[design/flow/config.mk]
export PLATFORM = sky130hd
export DESIGN_NAME = cordic_final
export DESIGN_NICKNAME = cordic_final
export VERILOG_FILES = /design/flow/design.v
export SDC_FILE = /design/flow/constraint.sdc
export NUM_CORES = 4
export LEC_CHECK = 0
export ABC_AREA = 1
export CAP_MARGIN = 35
export CORE_MARGIN = 2
export CORE_UTILIZATION = 72
export MAX_ROUTING_LAYER = met4
export SETUP_SLACK_MARGIN = 0.2
export SLEW_MARGIN = 5
[design/flow/run.sh]
#!/bin/bash
# the make line also repeats each setting of config.mk as NAME=value (left out here)
make -C /OpenROAD-flow-scripts/flow DESIGN_CONFIG=/design/flow/config.mk WORK_HOME=/design/flow/orfs CLKGATE_MAP_FILE= finish
[design/flow/constraint.sdc]
create_clock -name core_clock -period 6.95 [get_ports {clk}]
set_input_delay 1.3900 -clock core_clock [delete_from_list [all_inputs] [get_ports {clk}]]
set_output_delay 1.3900 -clock core_clock [all_outputs]
set_load 0.01 [all_outputs]
[design/flow/design.v]
(* keep_hierarchy = "yes", use_dsp = "yes" *)
module cordic_final #(
    parameter WIDTH = 32,          
    parameter FRAC = 14,           
    parameter ITER = 16,           
    parameter LOG_ITER = 4,         
    parameter POST_STAGES = 5       
)
(
    input wire                    clk,
    input wire                    rst_n,        
    input wire                    start,        
    input wire signed [WIDTH-1:0] x_in,         
    input wire                    func_select,  
    output reg                    busy,         
    output reg                    done,         
    output reg signed [WIDTH:0] result       
);
    localparam signed [WIDTH-1:0] ONE_Q = (1 << FRAC);         
    localparam signed [WIDTH-1:0] ONE_Q_1 = ONE_Q >> 1;         
    localparam signed [WIDTH-1:0] K_INV_SCALED = 16'sd19784;    
    wire [5:0] shift_lut [0:ITER-1];
    wire signed [WIDTH-1:0] atanh_lut [0:ITER-1];
    reg signed [WIDTH-1:0] x_pipe [0:ITER];
    reg signed [WIDTH-1:0] y_pipe [0:ITER];
    reg signed [WIDTH-1:0] z_pipe [0:ITER];
    reg valid_pipe [0:ITER];
    reg signed [WIDTH-1:0] x_input_pipe [0:POST_STAGES-1];
    reg signed [WIDTH-1:0] y_result_pipe [0:POST_STAGES-1];
    reg func_select_pipe [0:POST_STAGES-1];
    reg valid_post_pipe [0:POST_STAGES-1];
    reg signed [2*WIDTH-1:0] x_squared_pipe [0:POST_STAGES-1];
    reg signed [2*WIDTH-1:0] coeff_term_pipe [0:POST_STAGES-1];
    reg signed [WIDTH-1:0] one_minus_approx_pipe [0:POST_STAGES-1];
    reg signed [2*WIDTH-1:0] final_product_pipe [0:POST_STAGES-1];
    reg signed [WIDTH-1:0] extracted_result_pipe [0:POST_STAGES-1];
    reg [1:0] state, next_state;
    reg [LOG_ITER:0] stage_counter;
    localparam [1:0] IDLE = 2'b00;
    localparam [1:0] PROCESS = 2'b01;
    localparam [1:0] OUTPUT = 2'b10;
    reg signed [WIDTH-1:0] x_input_stored;  
    reg                    func_select_stored;
    integer i;
    assign shift_lut[0]  = 6'd1;   assign shift_lut[1]  = 6'd2;   assign shift_lut[2]  = 6'd3;   assign shift_lut[3]  = 6'd4;
    assign shift_lut[4]  = 6'd4;   assign shift_lut[5]  = 6'd5;   assign shift_lut[6]  = 6'd6;   assign shift_lut[7]  = 6'd7;
    assign shift_lut[8]  = 6'd8;   assign shift_lut[9]  = 6'd9;   assign shift_lut[10] = 6'd10;  assign shift_lut[11] = 6'd11;
    assign shift_lut[12] = 6'd12;  assign shift_lut[13] = 6'd13;  assign shift_lut[14] = 6'd13;  assign shift_lut[15] = 6'd14;
    assign atanh_lut[0]  = 16'sd9000;   assign atanh_lut[1]  = 16'sd4185;   assign atanh_lut[2]  = 16'sd2059;   assign atanh_lut[3]  = 16'sd1025;
    assign atanh_lut[4]  = 16'sd1025;   assign atanh_lut[5]  = 16'sd512;    assign atanh_lut[6]  = 16'sd256;    assign atanh_lut[7]  = 16'sd128;
    assign atanh_lut[8]  = 16'sd64;     assign atanh_lut[9]  = 16'sd32;     assign atanh_lut[10] = 16'sd16;     assign atanh_lut[11] = 16'sd8;
    assign atanh_lut[12] = 16'sd4;      assign atanh_lut[13] = 16'sd2;      assign atanh_lut[14] = 16'sd2;      assign atanh_lut[15] = 16'sd1;
    genvar stage;
    generate 
        for (stage = 0; stage < ITER; stage = stage + 1) 
        begin : cordic_pipeline
            wire z_positive;
            wire [5:0] current_shift;
            wire signed [WIDTH-1:0] x_shifted;
            wire signed [WIDTH-1:0] y_shifted;
            wire signed [WIDTH-1:0] atanh_val;
            assign z_positive = ~z_pipe[stage][WIDTH-1];
            assign current_shift = shift_lut[stage];
            assign x_shifted = x_pipe[stage] >>> current_shift;
            assign y_shifted = y_pipe[stage] >>> current_shift;
            assign atanh_val = atanh_lut[stage];
            always @(posedge clk or negedge rst_n) begin
                if (!rst_n) begin
                    x_pipe[stage+1] <= {WIDTH{1'b0}};
                    y_pipe[stage+1] <= {WIDTH{1'b0}};
                    z_pipe[stage+1] <= {WIDTH{1'b0}};
                    valid_pipe[stage+1] <= 1'b0;
                end else begin
                    (* use_dsp = "yes" *) x_pipe[stage+1] <= z_positive ? (x_pipe[stage] + y_shifted) : (x_pipe[stage] - y_shifted);
                    (* use_dsp = "yes" *) y_pipe[stage+1] <= z_positive ? (y_pipe[stage] + x_shifted) : (y_pipe[stage] - x_shifted);
                    (* use_dsp = "yes" *) z_pipe[stage+1] <= z_positive ? (z_pipe[stage] - atanh_val) : (z_pipe[stage] + atanh_val);
                    valid_pipe[stage+1] <= valid_pipe[stage];
                end
            end
        end
    endgenerate
    always @(posedge clk or negedge rst_n) begin
        if (!rst_n) begin
            x_input_pipe[0] <= {WIDTH{1'b0}};
            y_result_pipe[0] <= {WIDTH{1'b0}};
            func_select_pipe[0] <= 1'b0;
            valid_post_pipe[0] <= 1'b0;
            x_squared_pipe[0] <= {(2*WIDTH){1'b0}};
        end else begin
            x_input_pipe[0] <= x_input_stored;
            y_result_pipe[0] <= y_pipe[ITER];
            func_select_pipe[0] <= func_select_stored;
            valid_post_pipe[0] <= valid_pipe[ITER];
            (* use_dsp = "yes" *) x_squared_pipe[0] <= $signed(x_input_stored) * $signed(x_input_stored);
        end
    end
    always @(posedge clk or negedge rst_n) begin
        if (!rst_n) begin
            x_input_pipe[1] <= {WIDTH{1'b0}};
            y_result_pipe[1] <= {WIDTH{1'b0}};
            func_select_pipe[1] <= 1'b0;
            valid_post_pipe[1] <= 1'b0;
            coeff_term_pipe[1] <= {(2*WIDTH){1'b0}};
        end else begin
            x_input_pipe[1] <= x_input_pipe[0];
            y_result_pipe[1] <= y_result_pipe[0];
            func_select_pipe[1] <= func_select_pipe[0];
            valid_post_pipe[1] <= valid_post_pipe[0];
            (* use_dsp = "yes" *) coeff_term_pipe[1] <= (x_squared_pipe[0] * 23900) >>> 30;
        end
    end
    always @(posedge clk or negedge rst_n) begin
        if (!rst_n) begin
            x_input_pipe[2] <= {WIDTH{1'b0}};
            y_result_pipe[2] <= {WIDTH{1'b0}};
            func_select_pipe[2] <= 1'b0;
            valid_post_pipe[2] <= 1'b0;
            one_minus_approx_pipe[2] <= {WIDTH{1'b0}};
        end else begin
            x_input_pipe[2] <= x_input_pipe[1];
            y_result_pipe[2] <= y_result_pipe[1];
            func_select_pipe[2] <= func_select_pipe[1];
            valid_post_pipe[2] <= valid_post_pipe[1];
            (* use_dsp = "yes" *) one_minus_approx_pipe[2] <= ONE_Q - coeff_term_pipe[1][WIDTH-1:0];
        end
    end
    always @(posedge clk or negedge rst_n) begin
        if (!rst_n) begin
            x_input_pipe[3] <= {WIDTH{1'b0}};
            y_result_pipe[3] <= {WIDTH{1'b0}};
            func_select_pipe[3] <= 1'b0;
            valid_post_pipe[3] <= 1'b0;
            final_product_pipe[3] <= {(2*WIDTH){1'b0}};
        end else begin
            x_input_pipe[3] <= x_input_pipe[2];
            y_result_pipe[3] <= y_result_pipe[2];
            func_select_pipe[3] <= func_select_pipe[2];
            valid_post_pipe[3] <= valid_post_pipe[2];
            (* use_dsp = "yes" *) final_product_pipe[3] <= $signed(y_result_pipe[2]) * $signed(one_minus_approx_pipe[2]);
        end
    end
    always @(posedge clk or negedge rst_n) begin
        if (!rst_n) begin
            x_input_pipe[4] <= {WIDTH{1'b0}};
            y_result_pipe[4] <= {WIDTH{1'b0}};
            func_select_pipe[4] <= 1'b0;
            valid_post_pipe[4] <= 1'b0;
            extracted_result_pipe[4] <= {WIDTH{1'b0}};
        end else begin
            x_input_pipe[4] <= x_input_pipe[3];
            y_result_pipe[4] <= y_result_pipe[3];
            func_select_pipe[4] <= func_select_pipe[3];
            valid_post_pipe[4] <= valid_post_pipe[3];
            (* use_dsp = "yes" *) extracted_result_pipe[4] <= final_product_pipe[3] >>> FRAC;
        end
    end
    always @(*) begin
        case (state)
            IDLE: next_state = start ? PROCESS : IDLE;
            PROCESS: next_state = (stage_counter >= ITER + POST_STAGES + 3) ? OUTPUT : PROCESS; 
            OUTPUT: next_state = IDLE;
            default: next_state = IDLE;
        endcase
    end  
    always @(posedge clk or negedge rst_n) begin
        if (!rst_n) begin
            state <= IDLE;
            busy <= 1'b0;
            done <= 1'b0;
            result <= {WIDTH{1'b0}};
            stage_counter <= {(LOG_ITER+1){1'b0}};
            x_pipe[0] <= {WIDTH{1'b0}};
            y_pipe[0] <= {WIDTH{1'b0}};
            z_pipe[0] <= {WIDTH{1'b0}};
            valid_pipe[0] <= 1'b0;
            x_input_stored <= {WIDTH{1'b0}};
            func_select_stored <= 1'b0;
        end else begin
            state <= next_state;
            done <= 1'b0;  
            case (state)
                IDLE: begin
                    busy <= 1'b0;
                    stage_counter <= {(LOG_ITER+1){1'b0}};
                    if (start) begin
                        x_pipe[0] <= K_INV_SCALED;  
                        y_pipe[0] <= {WIDTH{1'b0}}; 
                        func_select_stored <= func_select;
                        if (func_select) begin  
                            z_pipe[0] <= x_in; 
                            x_input_stored <= x_in;
                        end else begin  
                            z_pipe[0] <= $signed(x_in) >>> 1; 
                            x_input_stored <= $signed(x_in) >>> 1;
                        end
                        valid_pipe[0] <= 1'b1;
                        busy <= 1'b1;
                        stage_counter <= {(LOG_ITER+1){1'b0}};
                    end
                end
                PROCESS: begin
                    stage_counter <= stage_counter + 1'b1;
                end
                OUTPUT: begin
                    busy <= 1'b0;
                    if (valid_post_pipe[POST_STAGES-1]) begin
                        if (func_select_pipe[POST_STAGES-1]) begin
                            result <= extracted_result_pipe[POST_STAGES-1];
                        end else begin
                            result <= (extracted_result_pipe[POST_STAGES-1] + ONE_Q) >>> 1;
                        end
                        done <= 1'b1;
                    end
                end
                default: begin
                    state <= IDLE;
                end
            endcase
        end
    end
endmodule                      
==> results of run 1 <==
==> through the flow <==
step	utilization, %	hold slack, ns	area, um^2
after floorplan	-	0.331	206000
after global placement	75.5	0.332	215000
after detailed placement	75.5	0.335	215000
after CTS	79.0	0.331	225000
==> per-layer routing <==
layer  GRT usage (%)  overflow
met1            66.9        45
met2            80.5       469
met3            38.9        48
met4            49.0       237
met5               -         -
==> what timing repair did <==
item                                    in CTS
gates cloned                                12
endpoints found under the setup margin      65
setup buffers                              123
pin swaps                                  276
resized                                    560
==> impl_metrics.yaml, run 1 <==
# physical design summary
run_status:
  status: "aborted with a tool error"
  lastStage: "global routing"
  stop_error: "[ERROR GRT-0232] Routing congestion too high. Check the congestion heatmap in the GUI."
synthesis:
  synth.logic.top_family: "adder cells"
  simple_gate_share_pct: 17.1
  synth-xor-area-share_pct: 8.06
  yosys_area_mm2: 0.206
  edf_count: 0
  numSynthFlops: 1733
  asyncSetResetFlopFracSynth_pct: 100
  synth_area_leader_cell: "dfrtp_1"
  area_leaders: "dfrtp_1 21%, fa_1 21%, ha_1 12%"
  avgSynthCellArea_um2: 7.99
  ys_seq_share_pct: 21.1
  synthesis.nets: 29800
  ys_sh_adder_pct: 32.4
  common_cells: "5,217 x inv_1, 5,121 x nand2_1, 2,145 x fa_1"
  synth_cell_types: 76
  ys_cells: 25700
  synth_top_flop_cell: "dfrtp_1"
  top_area_share_pct: 21.1
  compound_area_share_pct: 11.0
  synth_top_cell_by_count: "inv_1"
  netlist_area_mm2: 0.206
  mux_area_share_pct: 0
  yosysWarnings: 14
  synthCells: 25700
floorplanning:
  fp-utilization_pct: 72.2
  die_area_mm2: 0.290
  die-width_um: 538
  fp.dieH_um: 538
  coreArea_mm2: 0.285
  rows: 196
  boundaryPins: 71
place:
  place_congestion: 1.10
  io_buffers: 70
  placedCellCount: 29800
  dp_hpwl_mm: 532
  place_ws_ns: -0.314
global_routing:
  grt.total_usage_pct: 62.1
  grt_overflow: 799
clocking:
  clock-sinks: 1733
  cts_hold_buf: 0
  cts_buffer_depth: 4
  cts_buffers: 195
  cts.htree.levels: 4
  cts_root_buf: "clkbuf_16"
==> run 2, diff against run 1 <==
- ABC_AREA: 1 -> unset
- CAP_MARGIN: 35 -> 20
- CORE_UTILIZATION: 72 -> 51
- CTS_CLUSTER_DIAMETER: unset -> 400
- MAX_ROUTING_LAYER: met4 -> unset
- SETUP_SLACK_MARGIN: 0.2 -> unset
- SLEW_MARGIN: 5 -> 20
- clock period: 6.95 -> 12.8 ns (I/O delays scaled with it)
==> impl_metrics.yaml, run 2 <==
# implementation run metrics
synthesis:
  ys_cells: 19600
  synthCells: 19600
  compound_area_share_pct: 11.9
  ys_seq_share_pct: 23.4
  yosys_area_mm2: 0.185
  area_leaders: "dfrtp_1 23%, fa_1 23%, ha_1 13%"
  mux_area_share_pct: 0.815
  ys_sh_adder_pct: 36.0
  common_cells: "2,951 x inv_1, 2,145 x fa_1, 1,900 x ha_1"
  synthesis.nets: 23600
  synth_top_flop_cell: "dfrtp_1"
  synth.logic.top_family: "adder cells"
  synth_area_leader_cell: "dfrtp_1"
  top_area_share_pct: 23.4
  edf_count: 0
  yosysWarnings: 14
  synth-xor-area-share_pct: 8.70
  synth_top_cell_by_count: "inv_1"
  netlist_area_mm2: 0.185
  simple_gate_share_pct: 12.3
  numSynthFlops: 1733
  asyncSetResetFlopFracSynth_pct: 100
  avgSynthCellArea_um2: 9.47
  synth_cell_types: 88
global_routing:
  grt_overflow: 0
  grt_max_degree: 184
  grt_pass1_wl_mm: 743
  antenna_found_initial: 7
  grt.total_usage_pct: 25.3
  grt_pass1_vias: 135000
critical_path:
  critPathMaxFanout: 20
  worst-setup-path-type: "reg2reg"
  startpoint: "z_pipe[0][8]"
  crit_top_cell: "fa_1"
  rr_startpoint: "z_pipe[0][8]"
  critPathSlowestCell: "dfrtp_1"
  cpLargestDelayFamily: "adder cells"
  arrival_ns: 11.27
  start_kind: "flip-flop"
  critPathMaxStageDelay_ns: 1.03
  critPathCapture: "x_squared_pipe[0][59]"
  r2r_setup_slack_ns: 2.24
  r2r_cells: 28
  cp.buffers_inverters: 6
  reg2reg_to: "x_squared_pipe[0][59]"
  crit_path_end_kind: "flip-flop"
  cp_num_cells: 28
  crit_required_ns: 13.51
floorplanning:
  die-width_um: 607
  coreArea_mm2: 0.362
  rows: 221
  fp-utilization_pct: 51.2
  boundaryPins: 71
  fp.dieH_um: 607
  die_area_mm2: 0.368
routing:
  viasPerCell: 5.36
  met3_wirelength_mm: 21.3
  drt-met1-wl_mm: 209
  drc: 0
  vias: 131000
  post_drt_wl_per_cell_um: 18.7
  drt_iter0_markers: 7526
  topRoutingLayerUsed: "met4"
  wl_met2_mm: 212
  wl_mm: 458
  final_antenna_net_count: 0
  firstDrtPassIters: 8
clocking:
  clock-sinks: 1733
  cts.htree.levels: 4
  cts_buffers: 203
  postCtsSetupBuffers: 0
  cts_tree: "built"
  cts_buffer_depth: 4
  clock.latency.late_pin_ns: 0.95
  cts_hold_buf: 0
  cts_root_buf: "clkbuf_16"
  clk_pin_slew_ns: 0.06
  ctsResizeCount: 0
place:
  place_congestion: 0.901
  dp_hpwl_mm: 368
  io_buffers: 70
run_status:
  status: "timing/DRC/antenna clean"
sta:
  finalClockPeriodUsage_pct: 82.5
  finalHoldViolations: 0
  setup_violations: 0
  min_period_ns: 10.56
  relSlewSlack_pct: 25.1
  finClkSkew_ns: 0.108
  slew_violations: 0
  rsz0062_at_grt: "no"
  fmax_mhz: 94.7
  fin_setup_tns_ns: 0
  tightest_slew_ns: 1.12
min_path:
  hold_start: "y_result_pipe[0][28]"
  whs_endpoint: "y_result_pipe[1][28]"
  holdCritPathClass: "reg2reg"
  whs_path_depth: 0
job:
  log.warning_count: 120
  cap_viol_max_count: 0
layout:
  final_nets: 23600
  postLayoutCoreUtil_pct: 54.9
  area_growth_pct: 7.26
run 2: per-stage QoR:
| step | instance area, um^2 | instances | hold slack (ns) | setup slack (ns) |
|---|---|---|---|---|
| floorplan | 185000 | 19600 | 0.331 | 4.00 |
| global placement | 192000 | 24100 | 0.331 | 2.58 |
| detailed placement | 192000 | 24100 | 0.335 | 2.42 |
| CTS | 199000 | 24500 | 0.300 | 2.40 |
| global route | 199000 | 24500 | 0.317 | 1.87 |
| finish | 199000 | 24500 | 0.304 | 2.24 |
run 2: layout make-up:
class / instances / area (um^2)
diodes: 11 / 27.5
clock inverters: 117 / 1430
multi-input cells: 14400 / 129000
repair buffers: 227 / 2000
fillers: 32700 / 163000
clock buffers: 258 / 5590
well taps: 4794 / 6000
flip-flops and latches: 1733 / 43400
inverters: 2962 / 11100
run 2: per-layer routing:
metal | up-vias | GRT usage, %
met4 | 0 | 7.49
met3 | 634 | 3.06
met5 | - | 0
met1 | 64400 | 35.1
met2 | 2696 | 41.7
li1 | 63800 | -
==> run 3, diff against run 2 <==
- ABC_AREA: unset -> 0
- CAP_MARGIN: 20 -> 25
- CELL_PAD_IN_SITES_GLOBAL_PLACEMENT: unset -> 1
- CORE_ASPECT_RATIO: unset -> 0.51
- CORE_MARGIN: 2 -> 6
- CORE_UTILIZATION: 51 -> 33
- CTS_CLUSTER_DIAMETER: 400 -> 26
- CTS_CLUSTER_SIZE: unset -> 44
- GPL_ROUTABILITY_DRIVEN: unset -> 1
- MAX_ROUTING_LAYER: unset -> met4
- MIN_ROUTING_LAYER: unset -> met1
- PLACE_DENSITY: unset -> 0.82
- SLEW_MARGIN: 20 -> 35
- TNS_END_PERCENT: unset -> 70
- clock period: 12.8 -> 6.35 ns (I/O delays scaled with it)
==> impl_metrics.yaml, run 3 <==
# implementation run metrics
run_status:
  status: "failed layout checks"
  failed_checks: "negative setup slack"
sta:
  relSlewSlack_pct: 32.9
  finalClockPeriodUsage_pct: 126
  finClkSkew_ns: 0.0678
  fmax_mhz: 125
  min_period_ns: 7.99
  hold_slack_ns: 0.236
  setup_violations: 81
  rsz0062_at_grt: "yes"
  slew_violations: 0
  finalHoldViolations: 0
  fin_ws_ns: -1.64
  tightest_slew_ns: 1.00
place:
  io_buffers: 70
  placed_area_mm2: 0.204
  placedCellCount: 27800
  dp_hpwl_mm: 460
  place_congestion: 0.980
clocking:
  cts.htree.levels: 5
  cts_buffer_depth: 4
  clk_pin_slew_ns: 0.05
  cts_tree: "built"
  clock.latency.late_pin_ns: 0.93
  cts_hold_buf: 0
  cts_root_buf: "clkbuf_16"
  clock-sinks: 1733
  cts_buffers: 319
layout:
  fin_area_mm2: 0.220
  fillCellCount: 53700
  logic_area_mm2: 0.132
  instances_no_fill: 28500
  area_growth_pct: 18.6
  postLayoutCoreUtil_pct: 39.5
  final-seq-area_mm2: 0.0434
  final_nets: 24900
floorplanning:
  coreArea_mm2: 0.556
  rows: 195
  fp.dieH_um: 547
  die_area_mm2: 0.580
  die-width_mm: 1.06
  boundaryPins: 71
  fp-utilization_pct: 33.3
synthesis:
  synthesis.nets: 23600
  netlist_area_mm2: 0.185
  area_leaders: "dfrtp_1 23%, fa_1 23%, ha_1 13%"
  ys_seq_share_pct: 23.4
  mux_area_share_pct: 0.815
  synth_cell_types: 88
  simple_gate_share_pct: 12.3
  top_area_share_pct: 23.4
  yosys_area_mm2: 0.185
  synth_top_cell_by_count: "inv_1"
  synth_area_leader_cell: "dfrtp_1"
  ys_cells: 19600
  synthCells: 19600
  compound_area_share_pct: 11.9
  synth_top_flop_cell: "dfrtp_1"
  ys_sh_adder_pct: 36.0
  asyncSetResetFlopFracSynth_pct: 100
  edf_count: 0
  common_cells: "2,951 x inv_1, 2,145 x fa_1, 1,900 x ha_1"
  synth.logic.top_family: "adder cells"
  numSynthFlops: 1733
  synth-xor-area-share_pct: 8.70
  yosysWarnings: 14
  avgSynthCellArea_um2: 9.47
critical_path:
  cp_num_cells: 29
  arrival_ns: 8.77
  r2r_cells: 29
  critPathCapture: "x_squared_pipe[0][59]"
  cpLargestDelayFamily: "adder cells"
  crit_path_end_kind: "flip-flop"
  critPathMaxFanout: 7
  crit_required_ns: 7.14
  worst-setup-path-type: "reg2reg"
  reg2reg_to: "x_squared_pipe[0][59]"
  cp.buffers_inverters: 8
  r2r_setup_slack_ns: -1.64
  critPathSlowestCell: "fa_1"
  start_kind: "flip-flop"
  startpoint: "z_pipe[0][13]"
  critPathMaxStageDelay_ns: 0.55
  rr_startpoint: "z_pipe[0][13]"
global_routing:
  grt_pass1_vias: 141000
  antenna_found_initial: 23
  grt.total_usage_pct: 19.1
  grt_max_degree: 167
  grt_pass1_wl_mm: 855
  grt_overflow: 0
job:
  cap_viol_max_count: 0
  log.warning_count: 108
routing:
  final_antenna_net_count: 0
  post_drt_wl_per_cell_um: 19.4
  drc: 0
  wl_mm: 552
  drt_iter0_markers: 13600
  firstDrtPassIters: 5
  vias: 143000
  viasPerCell: 5.02
min_path:
  holdCritPathClass: "in2async"
==> run 3: timing repair <==
action | 4_1_cts | 5_1_grt
gates resized | 317 | 386
setup buffers | 78 | 67
pin swaps | 206 | 272
cloned | 2 | 5
setup endpoints to repair | 89 | 97
==> run 3: area by class of cell <==
cell class | count | share of cell area (%)
antenna | 7 | 0.00797
clock buffer | 377 | 3.86
multi-input combinational | 14400 | 59.9
sequential | 1733 | 19.8
timing repair buffer | 1390 | 5.77
inverter | 2962 | 5.10
tap | 7387 | 4.21
clock inverter | 211 | 1.40
==> run 3: metal layers <==
layer	vias up	share of wire [%]	track usage (%)
met2	5926	33	21.5
met5	-	0	-
met1	70300	53	32.0
met3	487	13	6.17
met4	0	1.2	2.15
li1	66500	-	-
==> run 3: stage by stage <==
stage / worst slack, ns / TNS [ns]
global route: -1.86 / -77.14
global placement: -2.16 / -73.88
floorplan: -1.68 / -22.74
detailed placement: -2.06 / -76.99
finish: -1.64 / -59.32
CTS: -1.57 / -57.13
==> run 4, diff against run 3 <==
- ABC_AREA: 0 -> 1
- CAP_MARGIN: 25 -> 20
- CELL_PAD_IN_SITES_GLOBAL_PLACEMENT: 1 -> unset
- CORE_ASPECT_RATIO: 0.51 -> unset
- CORE_MARGIN: 6 -> 2
- CORE_UTILIZATION: 33 -> 70
- CTS_CLUSTER_DIAMETER: 26 -> 233
- CTS_CLUSTER_SIZE: 44 -> 23
- GPL_ROUTABILITY_DRIVEN: 1 -> unset
- MAX_ROUTING_LAYER: met4 -> unset
- MIN_ROUTING_LAYER: met1 -> unset
- PLACE_DENSITY: 0.82 -> unset
- PLACE_DENSITY_LB_ADDON: unset -> 0.07
- SETUP_SLACK_MARGIN: unset -> 0.74
- SLEW_MARGIN: 35 -> 20
- TNS_END_PERCENT: 70 -> unset
- clock period: 6.35 -> 2.47 ns (I/O delays scaled with it)
==> impl_metrics.yaml, run 4 <==
# physical design summary
run_status:
  status: "aborted with a tool error"
  lastStage: "global routing"
  stop_error: "[ERROR GRT-0116] Global routing finished with congestion. Check the congestion regions in the DRC Viewer."
global_routing:
  grt.total_usage_pct: 76.7
  grt_overflow: 5331
synthesis:
  edf_count: 0
  synth.logic.top_family: "adder cells"
  synth_area_leader_cell: "dfrtp_1"
  synth_cell_types: 76
  top_area_share_pct: 21.1
  numSynthFlops: 1733
  area_leaders: "dfrtp_1 21%, fa_1 21%, ha_1 12%"
  synthCells: 25700
  synthesis.nets: 29800
  common_cells: "5,217 x inv_1, 5,121 x nand2_1, 2,145 x fa_1"
  synth_top_flop_cell: "dfrtp_1"
  yosys_area_mm2: 0.206
  netlist_area_mm2: 0.206
  simple_gate_share_pct: 17.1
  yosysWarnings: 14
  asyncSetResetFlopFracSynth_pct: 100
  ys_cells: 25700
  ys_sh_adder_pct: 32.4
  avgSynthCellArea_um2: 7.99
  synth_top_cell_by_count: "inv_1"
  synth-xor-area-share_pct: 8.06
  ys_seq_share_pct: 21.1
  compound_area_share_pct: 11.0
  mux_area_share_pct: 0
clocking:
  clock-sinks: 1733
  cts_root_buf: "clkbuf_16"
  cts.htree.levels: 3
  cts_buffer_depth: 4
  cts_buffers: 89
floorplanning:
  fp.dieH_um: 546
  boundaryPins: 71
  die_area_mm2: 0.298
  coreArea_mm2: 0.293
  die-width_um: 546
  rows: 199
  fp-utilization_pct: 70.2
place:
  place_congestion: 1.08
  io_buffers: 70
  place_ws_ns: -4.86
  dp_hpwl_mm: 636
-- run 4: what timing repair did --
item | CTS
hold endpoints to repair | 271
endpoints found under the setup margin | 1420
gates cloned | 12
pin swaps | 405
buffers inserted | 183
hold buffers | 1
resized | 890
-- run 4: stage by stage --
step                      area (um^2)  setup TNS (ns)  cells
after floorplan                209000         -869.76  25700
after global placement         262000         -902.08  35700
after detailed placement       262000        -1026.01  35700
after CTS                      269000        -1057.41  36000
-- run 4: per-layer routing --
| layer | GRT overflow | track usage, % |
|---|---|---|
| met5 | 36 | 43.3 |
| met4 | 1515 | 76.5 |
| met3 | 332 | 58.0 |
| met2 | 3168 | 95.9 |
| met1 | 280 | 75.3 |
==> run 5, diff against run 4 <==
- CAP_MARGIN: 20 -> 35
- CORE_ASPECT_RATIO: unset -> 1.34
- CORE_UTILIZATION: 70 -> 40
- CTS_CLUSTER_DIAMETER: 233 -> unset
- CTS_CLUSTER_SIZE: 23 -> unset
- HOLD_SLACK_MARGIN: unset -> 0.02
- PLACE_DENSITY_LB_ADDON: 0.07 -> unset
- SETUP_SLACK_MARGIN: 0.74 -> 1.81
- SLEW_MARGIN: 20 -> 5
- clock period: 2.47 -> 12.0 ns (I/O delays scaled with it)
==> impl_metrics.yaml, run 5 <==
# implementation run metrics
routing:
  drc: 0
  drt_iter0_markers: 9283
  final_antenna_net_count: 0
  wl_mm: 661
  viasPerCell: 5.13
  firstDrtPassIters: 8
  vias: 168000
  post_drt_wl_per_cell_um: 20.2
critical_path:
  critPathSlowestCell: "dfrtp_1"
  cp_num_cells: 26
  cp.buffers_inverters: 8
  reg2reg_to: "x_squared_pipe[0][57]"
  critPathCapture: "x_squared_pipe[0][57]"
  start_kind: "flip-flop"
  r2r_cells: 26
  r2r_setup_slack_ns: 3.46
  crit_top_cell: "fa_1"
  critPathMaxFanout: 18
  critPathMaxStageDelay_ns: 0.97
  crit_required_ns: 12.84
  rr_startpoint: "z_pipe[0][13]"
  startpoint: "z_pipe[0][13]"
  worst-setup-path-type: "reg2reg"
  cpLargestDelayFamily: "adder cells"
  crit_path_end_kind: "flip-flop"
  arrival_ns: 9.38
clocking:
  cts_tree: "built"
  cts_buffers: 203
  cts_buffer_depth: 4
  clock.latency.late_pin_ns: 1.00
  ctsResizeCount: 0
  clk_pin_slew_ns: 0.06
  cts.htree.levels: 4
  cts_root_buf: "clkbuf_16"
  clock-sinks: 1733
  postCtsSetupBuffers: 0
  cts_hold_buf: 0
min_path:
  holdCritPathClass: "reg2reg"
  whs_endpoint: "z_pipe[6][4]"
  hold_start: "z_pipe[5][4]"
  whs_path_depth: 0
synthesis:
  synth_area_leader_cell: "dfrtp_1"
  ys_seq_share_pct: 21.1
  top_area_share_pct: 21.1
  simple_gate_share_pct: 17.1
  compound_area_share_pct: 11.0
  common_cells: "5,217 x inv_1, 5,121 x nand2_1, 2,145 x fa_1"
  synth.logic.top_family: "adder cells"
  synthCells: 25700
  netlist_area_mm2: 0.206
  yosysWarnings: 14
  edf_count: 0
  mux_area_share_pct: 0
  numSynthFlops: 1733
  area_leaders: "dfrtp_1 21%, fa_1 21%, ha_1 12%"
  asyncSetResetFlopFracSynth_pct: 100
  synth_cell_types: 76
  yosys_area_mm2: 0.206
  synth_top_cell_by_count: "inv_1"
  avgSynthCellArea_um2: 7.99
  synth_top_flop_cell: "dfrtp_1"
  ys_sh_adder_pct: 32.4
  ys_cells: 25700
  synth-xor-area-share_pct: 8.06
  synthesis.nets: 29800
floorplanning:
  boundaryPins: 71
  fp.dieH_um: 834
  rows: 304
  die-width_um: 623
  fp-utilization_pct: 40.2
  die_area_mm2: 0.520
  coreArea_mm2: 0.512
global_routing:
  grt.total_usage_pct: 25.3
  grt_pass1_vias: 178000
  grt_max_degree: 148
  grt_pass1_wl_mm: 1020
  grt_overflow: 0
  antenna_found_initial: 22
place:
  place_congestion: 1.12
  io_buffers: 70
  dp_hpwl_mm: 557
sta:
  tightest_slew_ns: 1.03
  fin_setup_tns_ns: 0
  finClkSkew_ns: 0.107
  min_period_ns: 8.54
  finalHoldViolations: 0
  rsz0062_at_grt: "no"
  relSlewSlack_pct: 30.9
  finalClockPeriodUsage_pct: 71.2
  fmax_mhz: 117
  setup_violations: 0
  slew_violations: 0
run_status:
  status: "timing/DRC/antenna clean"
job:
  cap_viol_max_count: 0
  log.warning_count: 114
layout:
  final-seq-area_mm2: 0.0434
  postLayoutCoreUtil_pct: 43.4
  logic_area_mm2: 0.141
  fillCellCount: 51900
  final_nets: 29900
  area_growth_pct: 7.98
==> run 5: through the flow <==
stage | setup slack (ns) | cells | hold slack, ns | cell area, um^2
2_1_floorplan | 4.11 | 25700 | 0.331 | 206000
3_3_place_gp | 3.47 | 32300 | 0.331 | 214000
3_5_place_dp | 3.53 | 32300 | 0.335 | 215000
4_1_cts | 3.50 | 32700 | 0.319 | 222000
5_1_grt | 3.06 | 32700 | 0.334 | 222000
6_report | 3.46 | 32700 | 0.332 | 222000
==> run 5: layout make-up <==
type                            count  share of cell area (%)
Tap cell                         6732                    3.79
Clock buffer                      257                    2.49
Timing Repair Buffer              243                    1.03
Antenna cell                       13                  0.0146
Multi-Input combinational cell  18400                    63.5
Clock inverter                    114                   0.762
Sequential cell                  1733                    19.5
Inverter                         5233                    8.84
==> run 5: per-layer routing <==
layer  vias up  global-route usage [%]  routed length (um)
met4         4                    19.5               61300
met2      3893                    47.3              344000
met1     81500                    25.9              233000
li1      80700                       -                   -
met3      1772                    2.60               22200
met5         -                       0                  27
==> run 6, diff against run 5 <==
- ABC_AREA: 1 -> unset
- CAP_MARGIN: 35 -> 20
- CELL_PAD_IN_SITES_DETAIL_PLACEMENT: unset -> 0
- CORE_ASPECT_RATIO: 1.34 -> 1.61
- CORE_UTILIZATION: 40 -> 67
- CTS_CLUSTER_DIAMETER: unset -> 259
- CTS_CLUSTER_SIZE: unset -> 11
- HOLD_SLACK_MARGIN: 0.02 -> unset
- MIN_ROUTING_LAYER: unset -> met1
- SETUP_SLACK_MARGIN: 1.81 -> 0.3
- SLEW_MARGIN: 5 -> 20
- clock period: 12.0 -> 17.6 ns (I/O delays scaled with it)
==> impl_metrics.yaml, run 6 <==
# implementation run metrics
run_status:
  status: "timing/DRC/antenna clean"
sta:
  finalClockPeriodUsage_pct: 64.4
  tightest_slew_ns: 1.28
  fmax_mhz: 88.3
  hold_slack_ns: 0.314
  relSlewSlack_pct: 14.2
  finalHoldViolations: 0
  slew_violations: 0
  min_period_ns: 11.33
  rsz0062_at_grt: "no"
  fin_setup_tns_ns: 0
  setup_violations: 0
  finClkSkew_ns: 0.0794
global_routing:
  grt_pass1_vias: 145000
  antenna_found_initial: 24
  grt_overflow: 0
  grt_pass1_wl_mm: 769
  grt.total_usage_pct: 35.5
  grt_max_degree: 178
clocking:
  cts_root_buf: "clkbuf_16"
  clock.latency.late_pin_ns: 0.92
  cts_hold_buf: 0
  ctsResizeCount: 0
  cts.htree.levels: 4
  clk_pin_slew_ns: 0.07
  postCtsSetupBuffers: 0
  cts_tree: "built"
  cts_buffers: 183
  cts_buffer_depth: 4
  clock-sinks: 1733
routing:
  wl_mm: 488
  final_antenna_net_count: 0
  firstDrtPassIters: 6
  drt_iter0_markers: 7297
  viasPerCell: 5.90
  post_drt_wl_per_cell_um: 21.1
  vias: 137000
  drc: 0
floorplanning:
  die-width_um: 418
  rows: 245
  coreArea_mm2: 0.276
  die_area_mm2: 0.281
  fp-utilization_pct: 67.1
  boundaryPins: 71
  fp.dieH_um: 671
synthesis:
  yosys_area_mm2: 0.185
  synth_top_flop_cell: "dfrtp_1"
  common_cells: "2,951 x inv_1, 2,145 x fa_1, 1,900 x ha_1"
  synth_cell_types: 88
  ys_sh_adder_pct: 36.0
  netlist_area_mm2: 0.185
  area_leaders: "dfrtp_1 23%, fa_1 23%, ha_1 13%"
  edf_count: 0
  synthCells: 19600
  synth_top_cell_by_count: "inv_1"
  asyncSetResetFlopFracSynth_pct: 100
  simple_gate_share_pct: 12.3
  ys_seq_share_pct: 23.4
  compound_area_share_pct: 11.9
  synth.logic.top_family: "adder cells"
  numSynthFlops: 1733
  ys_cells: 19600
  mux_area_share_pct: 0.815
  yosysWarnings: 14
  synth_area_leader_cell: "dfrtp_1"
  avgSynthCellArea_um2: 9.47
  top_area_share_pct: 23.4
  synthesis.nets: 23600
  synth-xor-area-share_pct: 8.70
critical_path:
  crit_path_end_kind: "flip-flop"
  critPathMaxFanout: 20
  start_kind: "flip-flop"
  crit_top_cell: "fa_1"
  r2r_setup_slack_ns: 6.27
  critPathMaxStageDelay_ns: 1.18
  cpLargestDelayFamily: "adder cells"
  r2r_cells: 26
  reg2reg_to: "x_squared_pipe[0][59]"
  cp_num_cells: 26
  critPathSlowestCell: "clkinv_1"
  worst-setup-path-type: "reg2reg"
  rr_startpoint: "z_pipe[0][7]"
  critPathCapture: "x_squared_pipe[0][59]"
  crit_required_ns: 18.34
  startpoint: "z_pipe[0][7]"
  arrival_ns: 12.07
  cp.buffers_inverters: 5
layout:
  instances_no_fill: 23200
  final_nets: 23600
  fillCellCount: 21900
  postLayoutCoreUtil_pct: 70.7
  area_growth_pct: 5.26
place:
  placedCellCount: 22900
  place_congestion: 0.995
  dp_hpwl_mm: 393
  io_buffers: 70
min_path:
  hold_start: "valid_pipe[5]"
  whs_endpoint: "valid_pipe[6]"
  holdCritPathClass: "reg2reg"
  whs_path_depth: 0
job:
  cap_viol_max_count: 0
  log.warning_count: 107
==> run 6: layout make-up <==
cell class / count / area [um^2] / area share, %
tap: 3581 / 4480 / 2.30
sequential: 1733 / 43400 / 22.3
antenna: 11 / 27.5 / 0.0141
multi-input combinational: 14400 / 129000 / 66.2
timing repair buffer: 240 / 2030 / 1.04
clock inverter: 7 / 97.6 / 0.0501
clock buffer: 199 / 4680 / 2.40
inverter: 2962 / 11100 / 5.70
==> run 6: metal layers <==
metal,global-route usage [%],part of all wire (%),vias up
met4,29.8,10,22
li1,-,-,63600
met5,0,0.031,-
met1,34.4,33,67000
met3,4.71,4.3,2059
met2,65.8,53,3925
==> run 6: through the flow <==
step                area (um^2)  worst slack [ns]
detailed placement       190000              6.63
floorplan                185000              8.80
global placement         190000              6.77
CTS                      195000              6.63
finish                   195000              6.27
global route             195000              6.00
==> run 7, diff against run 6 <==
- ABC_AREA: unset -> 1
- CELL_PAD_IN_SITES_DETAIL_PLACEMENT: 0 -> unset
- CORE_ASPECT_RATIO: 1.61 -> unset
- CORE_UTILIZATION: 67 -> 72
- CTS_CLUSTER_DIAMETER: 259 -> unset
- CTS_CLUSTER_SIZE: 11 -> unset
- MIN_ROUTING_LAYER: met1 -> unset
- SETUP_SLACK_MARGIN: 0.3 -> 0.2
- clock period: 17.6 -> 6.98 ns (I/O delays scaled with it)
==> impl_metrics.yaml, run 7 <==
# physical design summary
floorplanning:
  die_area_mm2: 0.290
  rows: 196
  fp.dieH_um: 538
  boundaryPins: 71
  coreArea_mm2: 0.285
  fp-utilization_pct: 72.2
  die-width_um: 538
global_routing:
  grt.total_usage_pct: 56.4
  grt_overflow: 13
synthesis:
  yosys_area_mm2: 0.206
  synth_area_leader_cell: "dfrtp_1"
  ys_seq_share_pct: 21.1
  synthesis.nets: 29800
  avgSynthCellArea_um2: 7.99
  simple_gate_share_pct: 17.1
  compound_area_share_pct: 11.0
  numSynthFlops: 1733
  ys_sh_adder_pct: 32.4
  edf_count: 0
  synth-xor-area-share_pct: 8.06
  synthCells: 25700
  synth_top_flop_cell: "dfrtp_1"
  synth_cell_types: 76
  common_cells: "5,217 x inv_1, 5,121 x nand2_1, 2,145 x fa_1"
  mux_area_share_pct: 0
  ys_cells: 25700
  synth_top_cell_by_count: "inv_1"
  netlist_area_mm2: 0.206
  asyncSetResetFlopFracSynth_pct: 100
  yosysWarnings: 14
  synth.logic.top_family: "adder cells"
  area_leaders: "dfrtp_1 21%, fa_1 21%, ha_1 12%"
  top_area_share_pct: 21.1
clocking:
  cts.htree.levels: 4
  cts_root_buf: "clkbuf_16"
  clock-sinks: 1733
  cts_buffer_depth: 4
  cts_buffers: 199
  cts_hold_buf: 0
place:
  placed_area_mm2: 0.215
  dp_hpwl_mm: 523
  place_congestion: 1.06
  io_buffers: 70
  place_ws_ns: -0.315
run_status:
  status: "aborted with a tool error"
  lastStage: "global routing"
  stop_error: "[ERROR GRT-0232] Routing congestion too high. Check the congestion heatmap in the GUI."
==> run 7: per-stage QoR <==
stage               std cells  util [%]
detailed placement      29800      75.5
global placement        29800      75.5
floorplan               25700         -
CTS                     30200      78.9
==> run 7: routing by layer <==
| layer | GRT overflow | global-route usage (%) |
|---|---|---|
| met1 | 0 | 62.6 |
| met2 | 5 | 77.3 |
| met3 | 0 | 32.2 |
| met4 | 7 | 45.2 |
| met5 | 1 | 14.8 |
==> run 7: what timing repair did <==
| action | in CTS |
|---|---|
| resized | 475 |
| gates cloned | 8 |
| hold endpoints to repair | 0 |
| setup buffers | 83 |
| setup endpoints to repair | 61 |
| pin swaps | 263 |
==> run 8, diff against run 7 <==
- ABC_AREA: 1 -> unset
- CELL_PAD_IN_SITES_DETAIL_PLACEMENT: unset -> 1
- CORE_UTILIZATION: 72 -> 40
- CTS_CLUSTER_DIAMETER: unset -> 171
- MAX_ROUTING_LAYER: unset -> met5
- SETUP_SLACK_MARGIN: 0.2 -> 1.54
- clock period: 6.98 -> 12.0 ns (I/O delays scaled with it)
==> impl_metrics.yaml, run 8 <==
# implementation run metrics
routing:
  drt_iter0_markers: 7170
  drc: 0
  vias: 138000
  viasPerCell: 5.31
  firstDrtPassIters: 5
  wl_mm: 513
  final_antenna_net_count: 0
  post_drt_wl_per_cell_um: 19.8
synthesis:
  edf_count: 0
  netlist_area_mm2: 0.185
  synthesis.nets: 23600
  area_leaders: "dfrtp_1 23%, fa_1 23%, ha_1 13%"
  synth_top_flop_cell: "dfrtp_1"
  synth_area_leader_cell: "dfrtp_1"
  compound_area_share_pct: 11.9
  synthCells: 19600
  numSynthFlops: 1733
  common_cells: "2,951 x inv_1, 2,145 x fa_1, 1,900 x ha_1"
  synth_top_cell_by_count: "inv_1"
  avgSynthCellArea_um2: 9.47
  simple_gate_share_pct: 12.3
  mux_area_share_pct: 0.815
  synth_cell_types: 88
  ys_sh_adder_pct: 36.0
  synth.logic.top_family: "adder cells"
  yosys_area_mm2: 0.185
  ys_seq_share_pct: 23.4
  asyncSetResetFlopFracSynth_pct: 100
  synth-xor-area-share_pct: 8.70
  ys_cells: 19600
  yosysWarnings: 14
  top_area_share_pct: 23.4
sta:
  finalClockPeriodUsage_pct: 83.0
  finClkSkew_ns: 0.0713
  min_period_ns: 9.95
  rsz0062_at_grt: "no"
  setup_violations: 0
  relSlewSlack_pct: 27.5
  fin_ws_ns: 2.05
  fmax_mhz: 100
  slew_violations: 0
  tightest_slew_ns: 1.09
  finalHoldViolations: 0
  hold_slack_ns: 0.329
  fin_setup_tns_ns: 0
critical_path:
  cpLargestDelayFamily: "adder cells"
  critPathMaxFanout: 18
  r2r_setup_slack_ns: 2.05
  critPathCapture: "x_squared_pipe[0][56]"
  cp.buffers_inverters: 5
  critPathMaxStageDelay_ns: 0.78
  r2r_cells: 28
  startpoint: "z_pipe[0][10]"
  crit_required_ns: 12.80
  crit_top_cell: "fa_1"
  start_kind: "flip-flop"
  rr_startpoint: "z_pipe[0][10]"
  crit_path_end_kind: "flip-flop"
  critPathSlowestCell: "clkinv_1"
  arrival_ns: 10.75
  worst-setup-path-type: "reg2reg"
  reg2reg_to: "x_squared_pipe[0][56]"
  cp_num_cells: 28
min_path:
  hold_start: "z_pipe[8][4]"
  holdCritPathClass: "reg2reg"
  whs_path_depth: 0
  whs_endpoint: "z_pipe[9][4]"
global_routing:
  grt_max_degree: 176
  grt.total_usage_pct: 22.0
  grtUsageMet3_pct: 2.53
  grt_pass1_wl_mm: 834
  grt_pass1_vias: 153000
  grt_overflow: 0
  gr-max-usage-layer: "met2"
  grt_use_met1_pct: 28.8
  gr-usage-met2_pct: 38.1
  antenna_found_initial: 13
place:
  placedCellCount: 25500
  io_buffers: 70
  dp_hpwl_mm: 416
  place_congestion: 0.917
  place_ws_ns: 2.11
clocking:
  cts_buffers: 203
  clock.latency.late_pin_ns: 0.95
  cts_root_buf: "clkbuf_16"
  cts_tree: "built"
  clock-sinks: 1733
  cts.htree.levels: 4
  cts_hold_buf: 0
  clk_pin_slew_ns: 0.06
  cts_buffer_depth: 4
floorplanning:
  rows: 249
  fp-utilization_pct: 40.2
  fp.dieH_um: 684
  die-width_um: 684
  coreArea_mm2: 0.460
  boundaryPins: 71
  die_area_mm2: 0.468
layout:
  fillCellCount: 52700
  final-seq-area_mm2: 0.0434
  logic_area_mm2: 0.129
  final_nets: 23700
  area_growth_pct: 8.22
  instances_no_fill: 25900
run_status:
  status: "timing/DRC/antenna clean"
job:
  log.warning_count: 120
  cap_viol_max_count: 0
## run 8: through the flow
step | cell area [um^2] | util (%)
detailed placement | 193000 | 42.0
global route | 200000 | 43.5
global placement | 193000 | 42.0
CTS | 200000 | 43.5
floorplan | 185000 | -
finish | 200000 | 43.5
## run 8: metal layers
metal,vias to the layer above,wire length (um)
met5,-,0
met4,0,15600
met3,798,23000
met2,2611,249000
met1,70500,225000
li1,63700,-
## run 8: repair_timing
action / in CTS / in global routing
endpoints found under the setup margin: 0 / 1
endpoints found under the hold margin: 0 / 0
setup buffers: 0 / 3
gates resized: 0 / 1
## run 8: cell type report
class                           instances  share of cell area (%)
Antenna cell                            5                 0.00624
Clock buffer                          278                    2.91
Clock inverter                         90                   0.580
Inverter                             2962                    5.55
Multi-Input combinational cell      14400                    64.4
Sequential cell                      1733                    21.6
Tap cell                             6149                    3.84
Timing Repair Buffer                  244                    1.06
==> run 9, diff against run 8 <==
- ABC_AREA: unset -> 1
- CELL_PAD_IN_SITES_DETAIL_PLACEMENT: 1 -> unset
- CORE_UTILIZATION: 40 -> 66
- CTS_CLUSTER_DIAMETER: 171 -> 206
- HOLD_SLACK_MARGIN: unset -> 0.29
- MAX_ROUTING_LAYER: met5 -> unset
- SETUP_SLACK_MARGIN: 1.54 -> unset
==> impl_metrics.yaml, run 9 <==
# implementation run metrics
global_routing:
  antenna_found_initial: 15
  grt_max_degree: 149
  grt_overflow: 0
  grt.total_usage_pct: 37.6
  grt_pass1_wl_mm: 939
  grt_pass1_vias: 175000
routing:
  post_drt_wl_per_cell_um: 19.7
  drt_iter0_markers: 15100
  final_antenna_net_count: 0
  drc: 0
  wl_mm: 591
  viasPerCell: 5.75
  vias: 172000
  firstDrtPassIters: 7
synthesis:
  synth_top_cell_by_count: "inv_1"
  numSynthFlops: 1733
  ys_cells: 25700
  synth_top_flop_cell: "dfrtp_1"
  synth_cell_types: 76
  ys_sh_adder_pct: 32.4
  synthCells: 25700
  simple_gate_share_pct: 17.1
  common_cells: "5,217 x inv_1, 5,121 x nand2_1, 2,145 x fa_1"
  area_leaders: "dfrtp_1 21%, fa_1 21%, ha_1 12%"
  netlist_area_mm2: 0.206
  yosys_area_mm2: 0.206
  compound_area_share_pct: 11.0
  ys_seq_share_pct: 21.1
  asyncSetResetFlopFracSynth_pct: 100
  top_area_share_pct: 21.1
  mux_area_share_pct: 0
  synthesis.nets: 29800
  synth-xor-area-share_pct: 8.06
  yosysWarnings: 14
  synth.logic.top_family: "adder cells"
  avgSynthCellArea_um2: 7.99
  synth_area_leader_cell: "dfrtp_1"
  edf_count: 0
clocking:
  cts_buffers: 200
  postCtsSetupBuffers: 0
  clock.latency.late_pin_ns: 0.90
  clk_pin_slew_ns: 0.07
  clock-sinks: 1733
  cts.htree.levels: 4
  cts_tree: "built"
  ctsResizeCount: 0
  cts_root_buf: "clkbuf_16"
  cts_buffer_depth: 4
  cts_hold_buf: 0
sta:
  finalClockPeriodUsage_pct: 70.4
  hold_slack_ns: 0.330
  relSlewSlack_pct: 18.4
  setup_violations: 0
  finClkSkew_ns: 0.0726
  finalHoldViolations: 0
  slew_violations: 0
  tightest_slew_ns: 1.22
  min_period_ns: 8.45
  fin_setup_tns_ns: 0
  fmax_mhz: 118
  rsz0062_at_grt: "no"
floorplanning:
  coreArea_mm2: 0.309
  fp.dieH_um: 562
  die-width_um: 562
  fp-utilization_pct: 66.5
  rows: 204
  die_area_mm2: 0.316
  boundaryPins: 71
critical_path:
  arrival_ns: 9.26
  r2r_setup_slack_ns: 3.55
  startpoint: "z_pipe[0][31]"
  cp.buffers_inverters: 9
  r2r_cells: 25
  start_kind: "flip-flop"
  cp_num_cells: 25
  crit_required_ns: 12.81
  critPathSlowestCell: "fa_1"
  cpLargestDelayFamily: "adder cells"
  critPathMaxStageDelay_ns: 0.91
  critPathMaxFanout: 59
  reg2reg_to: "x_squared_pipe[0][53]"
  crit_path_end_kind: "flip-flop"
  rr_startpoint: "z_pipe[0][31]"
  critPathCapture: "x_squared_pipe[0][53]"
  worst-setup-path-type: "reg2reg"
layout:
  final_nets: 29800
  area_growth_pct: 5.99
place:
  dp_hpwl_mm: 485
  io_buffers: 70
  place_congestion: 1.03
min_path:
  holdCritPathClass: "reg2reg"
  whs_endpoint: "z_pipe[9][3]"
  whs_path_depth: 0
  hold_start: "z_pipe[8][3]"
run_status:
  status: "timing/DRC/antenna clean"
job:
  log.warning_count: 119
  cap_viol_max_count: 0
==> run 9: metal layers <==
metal  wire length [um]  part of all wire (%)  GRT usage [%]
met5                103                 0.017              0
met2             274000                    46           62.0
met4              33100                   5.6           17.9
met1             235000                    40           48.0
met3              49500                   8.4           6.98
==> run 9: final cells by class <==
type | instances | area (um^2)
Antenna cell | 9 | 22.5
Timing Repair Buffer | 192 | 1720
Multi-Input combinational cell | 18400 | 141000
Inverter | 5233 | 19600
Sequential cell | 1733 | 43400
Clock inverter | 99 | 1510
Fill cell | 25200 | 91300
Tap cell | 4120 | 5150
Clock buffer | 262 | 5470
==> run 9: through the flow <==
step	cell area, um^2	worst slack [ns]	utilization [%]	cells
global route	218000	2.96	70.5	30000
detailed placement	211000	3.56	68.2	29600
CTS	218000	3.54	70.5	30000
floorplan	206000	4.11	-	25700
global placement	211000	3.61	68.2	29600
finish	218000	3.55	70.5	30000
==> run 10, diff against run 9 <==
- CELL_PAD_IN_SITES_GLOBAL_PLACEMENT: unset -> 2
- CORE_UTILIZATION: 66 -> 19
- CTS_CLUSTER_DIAMETER: 206 -> unset
- CTS_CLUSTER_SIZE: unset -> 22
- HOLD_SLACK_MARGIN: 0.29 -> unset
- MIN_ROUTING_LAYER: unset -> met1
- PLACE_DENSITY_LB_ADDON: unset -> 0.19
- SETUP_SLACK_MARGIN: unset -> 1.03
- SLEW_MARGIN: 20 -> 0
- clock period: 12.0 -> 5.75 ns (I/O delays scaled with it)
==> impl_metrics.yaml, run 10 <==
# implementation run metrics
synthesis:
  simple_gate_share_pct: 17.1
  synth.logic.top_family: "adder cells"
  ys_cells: 25700
  synth_top_flop_cell: "dfrtp_1"
  ys_sh_adder_pct: 32.4
  mux_area_share_pct: 0
  edf_count: 0
  asyncSetResetFlopFracSynth_pct: 100
  ys_seq_share_pct: 21.1
  yosys_area_mm2: 0.206
  synth_top_cell_by_count: "inv_1"
  numSynthFlops: 1733
  synthesis.nets: 29800
  compound_area_share_pct: 11.0
  area_leaders: "dfrtp_1 21%, fa_1 21%, ha_1 12%"
  synth_area_leader_cell: "dfrtp_1"
  synthCells: 25700
  common_cells: "5,217 x inv_1, 5,121 x nand2_1, 2,145 x fa_1"
  yosysWarnings: 14
  synth-xor-area-share_pct: 8.06
  synth_cell_types: 76
  top_area_share_pct: 21.1
  netlist_area_mm2: 0.206
  avgSynthCellArea_um2: 7.99
sta:
  finalClockPeriodUsage_pct: 124
  finalHoldViolations: 0
  tightest_slew_ns: 1.20
  finClkSkew_ns: 0.0896
  fin_ws_ns: -1.37
  slew_violations: 0
  fmax_mhz: 140
  min_period_ns: 7.12
  setup_violations: 82
  relSlewSlack_pct: 19.5
  rsz0062_at_grt: "yes"
layout:
  fillCellCount: 119000
  fin_area_mm2: 0.255
  final_nets: 31600
  area_growth_pct: 23.9
critical_path:
  crit_required_ns: 6.55
  crit_path_end_kind: "flip-flop"
  reg2reg_to: "x_squared_pipe[0][46]"
  critPathSlowestCell: "fa_1"
  start_kind: "flip-flop"
  critPathMaxFanout: 8
  cp_num_cells: 25
  rr_startpoint: "z_pipe[0][13]"
  worst-setup-path-type: "reg2reg"
  r2r_setup_slack_ns: -1.37
  cpLargestDelayFamily: "adder cells"
  cp.buffers_inverters: 7
  critPathCapture: "x_squared_pipe[0][46]"
  crit_top_cell: "fa_1"
  arrival_ns: 7.92
  r2r_cells: 25
  startpoint: "z_pipe[0][13]"
  critPathMaxStageDelay_ns: 0.68
routing:
  drc: 0
  wl_mm: 823
  vias: 171000
  final_antenna_net_count: 0
  drt_iter0_markers: 8390
  viasPerCell: 4.06
  firstDrtPassIters: 6
  post_drt_wl_per_cell_um: 19.6
clocking:
  cts_buffer_depth: 4
  cts_tree: "built"
  clk_pin_slew_ns: 0.06
  cts_buffers: 234
  cts.htree.levels: 4
  cts_root_buf: "clkbuf_16"
  clock-sinks: 1733
  clock.latency.late_pin_ns: 0.95
place:
  placed_area_mm2: 0.238
  io_buffers: 70
  dp_hpwl_mm: 714
  place_congestion: 0.841
floorplanning:
  die_area_mm2: 1.09
  fp.dieH_mm: 1.04
  die-width_mm: 1.04
  boundaryPins: 71
  rows: 382
  coreArea_mm2: 1.08
  fp-utilization_pct: 19.0
job:
  log.warning_count: 123
  cap_viol_max_count: 0
global_routing:
  grt.total_usage_pct: 14.9
  grt_overflow: 0
  grt_pass1_wl_mm: 1240
  antenna_found_initial: 29
  grt_pass1_vias: 185000
  grt_max_degree: 121
run_status:
  failed_checks: "negative setup slack"
  status: "failed layout checks"
min_path:
  holdCritPathClass: "in2async"
run 10: area by class of cell:
cell class                      count  area [um^2]  area share [%]
Antenna cell                        7         17.5         0.00687
Clock buffer                      300         6520            2.56
Clock inverter                    133         1710           0.671
Inverter                         5233        19700            7.72
Multi-Input combinational cell  18400       147000            57.8
Sequential cell                  1733        43500            17.0
Tap cell                        14400        18000            7.07
Timing Repair Buffer             1924        18300            7.17
run 10: per-layer routing:
layer  wire length, um  global-route usage, %  share of wire, %
met1            416000                   21.7                51
met2            376000                   24.6                46
met3             18300                  0.990               2.2
met4             12700                   1.98               1.5
met5                 0                      0                 0
run 10: through the flow:
stage | utilization (%) | TNS (ns) | cells | setup WS, ns | hold WS (ns)
after global routing | 23.6 | -99.80 | 42100 | -1.65 | 0.0877
after global placement | 22.0 | -109.98 | 41400 | -1.84 | 0.332
final | 23.6 | -81.13 | 42100 | -1.37 | 0.165
after floorplan | - | -40.27 | 25700 | -1.42 | 0.331
after CTS | 23.2 | -82.77 | 41900 | -1.40 | 0.0762
after detailed placement | 22.0 | -107.70 | 41400 | -1.77 | 0.335
run 10: what timing repair did:
| item | 4_1_cts | 5_1_grt |
|---|---|---|
| hold buffers | 0 | 0 |
| endpoints found under the hold margin | 0 | 0 |
| setup endpoints to repair | 118 | 144 |
| buffers inserted | 149 | 136 |
| gates resized | 860 | 737 |
| pin swaps | 467 | 402 |
| gates cloned | 1 | 4 |
==> run 11, diff against run 10 <==
- ABC_AREA: 1 -> unset
- CELL_PAD_IN_SITES_GLOBAL_PLACEMENT: 2 -> unset
- CORE_UTILIZATION: 19 -> 70
- CTS_CLUSTER_SIZE: 22 -> unset
- MIN_ROUTING_LAYER: met1 -> unset
- PLACE_DENSITY_LB_ADDON: 0.19 -> unset
- SETUP_SLACK_MARGIN: 1.03 -> 0.2
- SLEW_MARGIN: 0 -> 20
- clock period: 5.75 -> 8.25 ns (I/O delays scaled with it)
==> impl_metrics.yaml, run 11 <==
# implementation run metrics
synthesis:
  synth_top_cell_by_count: "inv_1"
  mux_area_share_pct: 0.815
  ys_seq_share_pct: 23.4
  top_area_share_pct: 23.4
  yosysWarnings: 14
  compound_area_share_pct: 11.9
  numSynthFlops: 1733
  simple_gate_share_pct: 12.3
  netlist_area_mm2: 0.185
  yosys_area_mm2: 0.185
  area_leaders: "dfrtp_1 23%, fa_1 23%, ha_1 13%"
  asyncSetResetFlopFracSynth_pct: 100
  synth_cell_types: 88
  ys_sh_adder_pct: 36.0
  synth-xor-area-share_pct: 8.70
  synthesis.nets: 23600
  synth_top_flop_cell: "dfrtp_1"
  synthCells: 19600
  ys_cells: 19600
  edf_count: 0
  synth_area_leader_cell: "dfrtp_1"
  common_cells: "2,951 x inv_1, 2,145 x fa_1, 1,900 x ha_1"
  synth.logic.top_family: "adder cells"
  avgSynthCellArea_um2: 9.47
sta:
  finClkSkew_ns: 0.0879
  finalHoldViolations: 0
  slew_violations: 0
  rsz0062_at_grt: "yes"
  tightest_slew_ns: 1.25
  hold_slack_ns: 0.303
  fmax_mhz: 120
  relSlewSlack_pct: 14.0
  min_period_ns: 8.31
  setup_violations: 1
  finalClockPeriodUsage_pct: 101
  fin_ws_ns: -0.0568
critical_path:
  cp_num_cells: 27
  crit_required_ns: 8.97
  cp.buffers_inverters: 5
  startpoint: "z_pipe[0][4]"
  crit_top_cell: "fa_1"
  critPathSlowestCell: "fa_2"
  critPathCapture: "x_squared_pipe[0][59]"
  crit_path_end_kind: "flip-flop"
  arrival_ns: 9.03
  r2r_cells: 27
  critPathMaxFanout: 11
  rr_startpoint: "z_pipe[0][4]"
  reg2reg_to: "x_squared_pipe[0][59]"
  r2r_setup_slack_ns: -0.06
  cpLargestDelayFamily: "adder cells"
  critPathMaxStageDelay_ns: 0.65
  worst-setup-path-type: "reg2reg"
  start_kind: "flip-flop"
clocking:
  cts_buffers: 194
  cts.htree.levels: 4
  cts_tree: "built"
  clock-sinks: 1733
  cts_root_buf: "clkbuf_16"
  clk_pin_slew_ns: 0.07
  cts_buffer_depth: 4
  clock.latency.late_pin_ns: 0.89
  cts_hold_buf: 0
floorplanning:
  fp.dieH_um: 518
  coreArea_mm2: 0.263
  rows: 188
  fp-utilization_pct: 70.5
  die-width_um: 518
  die_area_mm2: 0.269
  boundaryPins: 71
routing:
  firstDrtPassIters: 6
  final_antenna_net_count: 0
  vias: 137000
  drc: 0
  wl_mm: 468
  post_drt_wl_per_cell_um: 19.8
  viasPerCell: 5.81
  drt_iter0_markers: 9665
min_path:
  holdCritPathClass: "reg2reg"
  whs_endpoint: "extracted_result_pipe[4][28]"
  whs_path_depth: 0
  hold_start: "final_product_pipe[3][42]"
global_routing:
  grt_max_degree: 166
  grt_pass1_vias: 139000
  antenna_found_initial: 18
  grt_overflow: 0
  grt.total_usage_pct: 35.0
  grt_pass1_wl_mm: 747
place:
  io_buffers: 70
  dp_hpwl_mm: 379
  place_congestion: 1.01
  place_ws_ns: -0.230
  placed_area_mm2: 0.193
job:
  cap_viol_max_count: 0
  log.warning_count: 132
layout:
  final_nets: 24000
  fin_area_mm2: 0.201
  area_growth_pct: 8.60
run_status:
  status: "failed layout checks"
  failed_checks: "negative setup slack"
==> run 11: routing by layer <==
metal	share of wire, %	wire (um)	GRT usage (%)	vias to the layer above
li1	-	-	-	64500
met3	6.9	32500	6.00	1104
met4	5.8	27000	17.0	16
met2	47	220000	57.4	4444
met1	40	188000	45.3	67100
met5	0.025	116	0	-
==> run 11: layout make-up <==
class                      instances  area (um^2)
clock inverter                    96         1210
inverter                        2962        11200
antenna                           14         35.0
timing repair buffer             586         5510
multi-input combinational      14400       130000
tap                             3515         4400
sequential                      1733        43400
clock buffer                     256         5450
fill                           18600        61600
==> run 11: timing repair <==
item                                    4_1_cts  5_1_grt
setup buffers                                41       36
cloned                                        0        3
endpoints found under the setup margin       16       24
pin swaps                                    58      135
hold endpoints to repair                      0        0
resized                                     169      189
==> run 11: per-stage QoR <==
step,cells,TNS (ns),utilization (%)
2_1_floorplan,19600,0,-
3_3_place_gp,23100,-0.215,73.3
3_5_place_dp,23100,-0.446,73.3
4_1_cts,23500,0,76.1
5_1_grt,23600,-0.433,76.5
6_report,23600,-0.0568,76.5
